==> inputs of run Z <==
==> flow/design.v <==
`default_nettype none
module toHex(
    input wire clk,
    input wire rst,
    input wire [3:0] value,
    output reg [7:0] hexChar
);
    always @(posedge clk) begin
        if (rst)
            hexChar <= "0";
        else
            hexChar <= (value <= 4'd9) ? 8'd48 + value : 8'd55 + value;
    end
endmodule
module flashNavigator
#(
  parameter STARTUP_WAIT = 32'd1000
)
(
    input wire clk,
    input wire rst,
    output reg flashClk,
    input wire flashMiso,
    output reg flashMosi,
    output reg flashCs,
    input wire [5:0] charAddress,
    output reg [7:0] charOutput,
    input wire btn1,
    input wire btn2
);
reg [23:0] readAddress;
localparam [7:0] command = 8'h03;
reg [7:0] currentByteOut;
reg [7:0] currentByteNum;
reg [255:0] dataIn;
reg [255:0] dataInBuffer;
localparam STATE_INIT_POWER = 8'd0;
localparam STATE_LOAD_CMD_TO_SEND = 8'd1;
localparam STATE_SEND = 8'd2;
localparam STATE_LOAD_ADDRESS_TO_SEND = 8'd3;
localparam STATE_READ_DATA = 8'd4;
localparam STATE_DONE = 8'd5;
reg [23:0] dataToSend;
reg [8:0] bitsToSend;
reg [32:0] counter;
reg [2:0] state;
reg [2:0] returnState;
reg dataReady;
always @(posedge clk) begin
if (rst) begin
  flashClk <= 0;
  flashMosi <= 0;
  flashCs <= 1;
  readAddress <= 0;
  currentByteOut <= 0;
  currentByteNum <= 0;
  dataIn <= 0;
  dataInBuffer <= 0;
  dataToSend <= 0;
  bitsToSend <= 0;
  counter <= 0;
  state <= 0;
  returnState <= 0;
  dataReady <= 0;
end
else
case (state)
  STATE_INIT_POWER: begin
    if (counter > STARTUP_WAIT && btn1 == 1 && btn2 == 1) begin
      state <= STATE_LOAD_CMD_TO_SEND;
      counter <= 32'b0;
      dataReady <= 0;
      currentByteNum <= 0;
      currentByteOut <= 0;
    end
    else
      counter <= counter + 1;
  end
  STATE_LOAD_CMD_TO_SEND: begin
      flashCs <= 0;
      dataToSend[23-:8] <= command;
      bitsToSend <= 8;
      state <= STATE_SEND;
      returnState <= STATE_LOAD_ADDRESS_TO_SEND;
  end
  STATE_SEND: begin
    if (counter == 32'd0) begin
      flashClk <= 0;
      flashMosi <= dataToSend[23];
      dataToSend <= {dataToSend[22:0],1'b0};
      bitsToSend <= bitsToSend - 1;
      counter <= 1;
    end
    else begin
      counter <= 32'd0;
      flashClk <= 1;
      if (bitsToSend == 0)
        state <= returnState;
    end
  end
  STATE_LOAD_ADDRESS_TO_SEND: begin
    dataToSend <= readAddress;
    bitsToSend <= 24;
    state <= STATE_SEND;
    returnState <= STATE_READ_DATA;
    currentByteNum <= 0;
  end
  STATE_READ_DATA: begin
    if (counter[0] == 1'd0) begin
      flashClk <= 0;
      counter <= counter + 1;
      if (counter[3:0] == 0 && counter > 0) begin
        dataIn[(currentByteNum << 3)+:8] <= currentByteOut;
        currentByteNum <= currentByteNum + 1;
        if (currentByteNum == 31)
          state <= STATE_DONE;
      end
    end
    else begin
      flashClk <= 1;
      currentByteOut <= {currentByteOut[6:0], flashMiso};
      counter <= counter + 1;
    end
  end
  STATE_DONE: begin
    dataReady <= 1;
    flashCs <= 1;
    dataInBuffer <= dataIn;
    counter <= STARTUP_WAIT;
    if (btn1 == 0) begin 
      readAddress <= readAddress + 24;
      state <= STATE_INIT_POWER;
    end
    else if (btn2 == 0) begin 
      readAddress <= readAddress - 24;
      state <= STATE_INIT_POWER;
    end
  end
  default: ;
endcase
end
wire [7:0] byteDisplayNumber;
wire lowerBit;
wire [7:0] hexCharOutput;
wire [3:0] currentHexVal;
reg [7:0] chosenByte;
wire [7:0] hexChar;
reg [3:0] addrNibble;
always @(*) begin
  case (4'd13 - charAddress[3:0])
    4'd0: addrNibble = readAddress[3:0];
    4'd1: addrNibble = readAddress[7:4];
    4'd2: addrNibble = readAddress[11:8];
    4'd3: addrNibble = readAddress[15:12];
    4'd4: addrNibble = readAddress[19:16];
    4'd5: addrNibble = readAddress[23:20];
    default: addrNibble = 4'd0;
  endcase
end
toHex hexConv(
clk,
rst,
addrNibble,
hexChar
);
always @(posedge clk) begin
if (rst) begin
  chosenByte <= 0;
  charOutput <= 0;
end
else begin
chosenByte <= dataInBuffer[(byteDisplayNumber << 3)+:8];
if (charAddress[5:4] == 2'b11) begin
  case (charAddress[3:0])
    0: charOutput <= "A";
    1: charOutput <= "d";
    2: charOutput <= "d";
    3: charOutput <= "r";
    4: charOutput <= ":";
    6: charOutput <= "0";
    7: charOutput <= "x";
    8,9,10,11,12,13: charOutput <= hexChar;
    15: charOutput <= dataReady ? " " : "L";
    default: charOutput <= " ";
  endcase
end
else
  charOutput <= hexCharOutput;
end
end
assign byteDisplayNumber = {3'b000, charAddress[5:1]};
assign lowerBit = charAddress[0];
assign currentHexVal = lowerBit ? chosenByte[3:0] : chosenByte[7:4];
toHex hexConvert(
clk,
rst,
currentHexVal,
hexCharOutput
);
endmodule
==> flow/run.sh <==
#!/bin/bash
# the make line also repeats each setting of config.mk as NAME=value (left out here)
make -C /OpenROAD-flow-scripts/flow DESIGN_CONFIG=/design/flow/config.mk WORK_HOME=/design/flow/orfs CLKGATE_MAP_FILE= finish
==> flow/config.mk <==
export PLATFORM = sky130hd
export DESIGN_NAME = flashNavigator
export DESIGN_NICKNAME = flashNavigator
export VERILOG_FILES = /design/flow/design.v
export SDC_FILE = /design/flow/constraint.sdc
export NUM_CORES = 4
export LEC_CHECK = 0
export CAP_MARGIN = 20
export CORE_MARGIN = 2
export CORE_UTILIZATION = 72
export CTS_CLUSTER_SIZE = 14
export PLACE_DENSITY_LB_ADDON = 0.04
export SETUP_SLACK_MARGIN = 0.38
export SLEW_MARGIN = 20
==> flow/constraint.sdc <==
create_clock -name core_clock -period 2.7 [get_ports {clk}]
set_input_delay 0.5400 -clock core_clock [delete_from_list [all_inputs] [get_ports {clk}]]
set_output_delay 0.5400 -clock core_clock [all_outputs]
set_load 0.01 [all_outputs]
==> run E (differences from run Z) <==
- CORE_UTILIZATION: 72 -> 40
- CTS_CLUSTER_SIZE: 14 -> not set
- PLACE_DENSITY: not set -> 0.6
- PLACE_DENSITY_LB_ADDON: 0.04 -> not set
- SETUP_SLACK_MARGIN: 0.38 -> not set
==> flow/constraint.sdc (replaced) <==
create_clock -name core_clock -period 3.63 [get_ports {clk}]
set_input_delay 0.7260 -clock core_clock [delete_from_list [all_inputs] [get_ports {clk}]]
set_output_delay 0.7260 -clock core_clock [all_outputs]
set_load 0.01 [all_outputs]
==> impl_metrics.py <==
# Flow results
metrics = {
    "run_status": {
        "status": "stopped before the end",
        "firstError": "[ERROR GRT-0232] Routing congestion too high. Check the congestion heatmap in the GUI.",
        "stop_stage": "global routing (5_1_grt)",
    },
    "global_routing": {
        "grt_usage": 0.7786,
        "gr-total-overflow": 12,
        "gr-usage-met2": 0.9348,
    },
    "placed_design": {
        "place_hpwl_mm": 46.22,
        "place_congestion": 0.9316,
        "post-place-ws_ns": -0.7188,
    },
    "die": {
        "die_y_um": 197.8,
        "die_x_um": 197.8,
        "dieArea_mm2": 0.03913,
        "core_area_mm2": 0.03679,
        "rows": 70,
    },
    "clock_tree": {
        "cts_buffers": 66,
        "cts_resized": 170,
        "post_cts_buffers": 75,
    },
}
-- figures above: run Z

==> impl_metrics.py <==
# Synthesis and PnR figures
metrics = {
    "global_routing": {
        "gr-usage-met2": 0.3105,
        "gr-total-overflow": 0,
        "grt_usage": 0.2017,
    },
    "die": {
        "die_y_um": 264.0,
        "dieArea_mm2": 0.06972,
    },
    "clock_tree": {
        "post_cts_buffers": 0,
        "cts_resized": 0,
        "cts_buffers": 72,
    },
    "run_status": {
        "status": "timing/DRC/antenna clean",
    },
    "placed_design": {
        "post-place-ws_ns": -0.1617,
    },
}
-- figures above: run E



==> inputs of run a <==
Starts from the design.v that is shown in full above.
clock: 10.0 ns
lec_check: 0
cap_margin: 15
cell_pad_in_sites_global_placement: 2
core_margin: 4
core_utilization: 40
place_density_lb_addon: 0.05
slew_margin: 20
run.sh (not shown) runs the stock make flow with config.mk's settings and CLKGATE_MAP_FILE=.
==> inputs of run b, as changes to run a <==
==> flow/config.mk (replaced) <==
export PLATFORM = sky130hd
export DESIGN_NAME = flashNavigator
export DESIGN_NICKNAME = flashNavigator
export VERILOG_FILES = /design/flow/design.v
export SDC_FILE = /design/flow/constraint.sdc
export NUM_CORES = 4
export LEC_CHECK = 0
export ABC_AREA = 1
export CAP_MARGIN = 0
export CORE_ASPECT_RATIO = 0.69
export CORE_MARGIN = 2
export CORE_UTILIZATION = 72
export CTS_CLUSTER_DIAMETER = 345
export CTS_CLUSTER_SIZE = 10
export HOLD_SLACK_MARGIN = 0.3
export PLACE_DENSITY = 0.39
export SETUP_SLACK_MARGIN = 0.8
export SLEW_MARGIN = 0
export TNS_END_PERCENT = 5
==> flow/constraint.sdc (replaced) <==
create_clock -name core_clock -period 2.7 [get_ports {clk}]
set_input_delay 0.5400 -clock core_clock [delete_from_list [all_inputs] [get_ports {clk}]]
set_output_delay 0.5400 -clock core_clock [all_outputs]
set_load 0.01 [all_outputs]
==> results.py <==
# Physical implementation metrics
metrics = {
    "final_timing": {
        "skew_ns": 0.0192,
    },
    "critical_path": {
        "cpLargestDelayFamily": "simple AND/OR/NAND/NOR gates",
        "crit_path_max_fanout": 11,
        "cp-startpoint": "currentByteNum[3]",
        "critPathMaxStageDelay_ns": 0.48,
    },
    "drt": {
        "wl_met3_um": 15100,
    },
    "outcome": {
        "status": "timing/DRC/antenna clean",
    },
}
Source of the figures above: run b

==> results.py <==
# Physical implementation metrics
metrics = {
    "outcome": {
        "status": "timing/DRC/antenna clean",
    },
    "grt": {
        "grt.overflow.total": 0,
    },
    "critical_path": {
        "critPathMaxStageDelay_ns": 0.49,
        "worstSetupStartpointType": "primary input",
        "slowest_stage": "fa_1",
        "crit_path_max_fanout": 24,
        "cpLargestDelayFamily": "AND-OR/OR-AND gates",
        "cp-startpoint": "btn1",
        "path_cells": "clkdlybuf4s50_1 > buf_4 > inv_1 > fa_1 > a211oi_1 > o21bai_1 > o211ai_1 > a311oi_1 > a41oi_1 > mux2i_1 > a21oi_1 > mux2_2",
    },
    "final_timing": {
        "final-setup-viol-count": 0,
        "skew_ns": 0.0216,
    },
    "drt": {
        "wl_met3_um": 3120,
        "vias": 21600,
    },
    "floorplan": {
        "fp_util": 0.403,
    },
}
Source of the figures above: run a

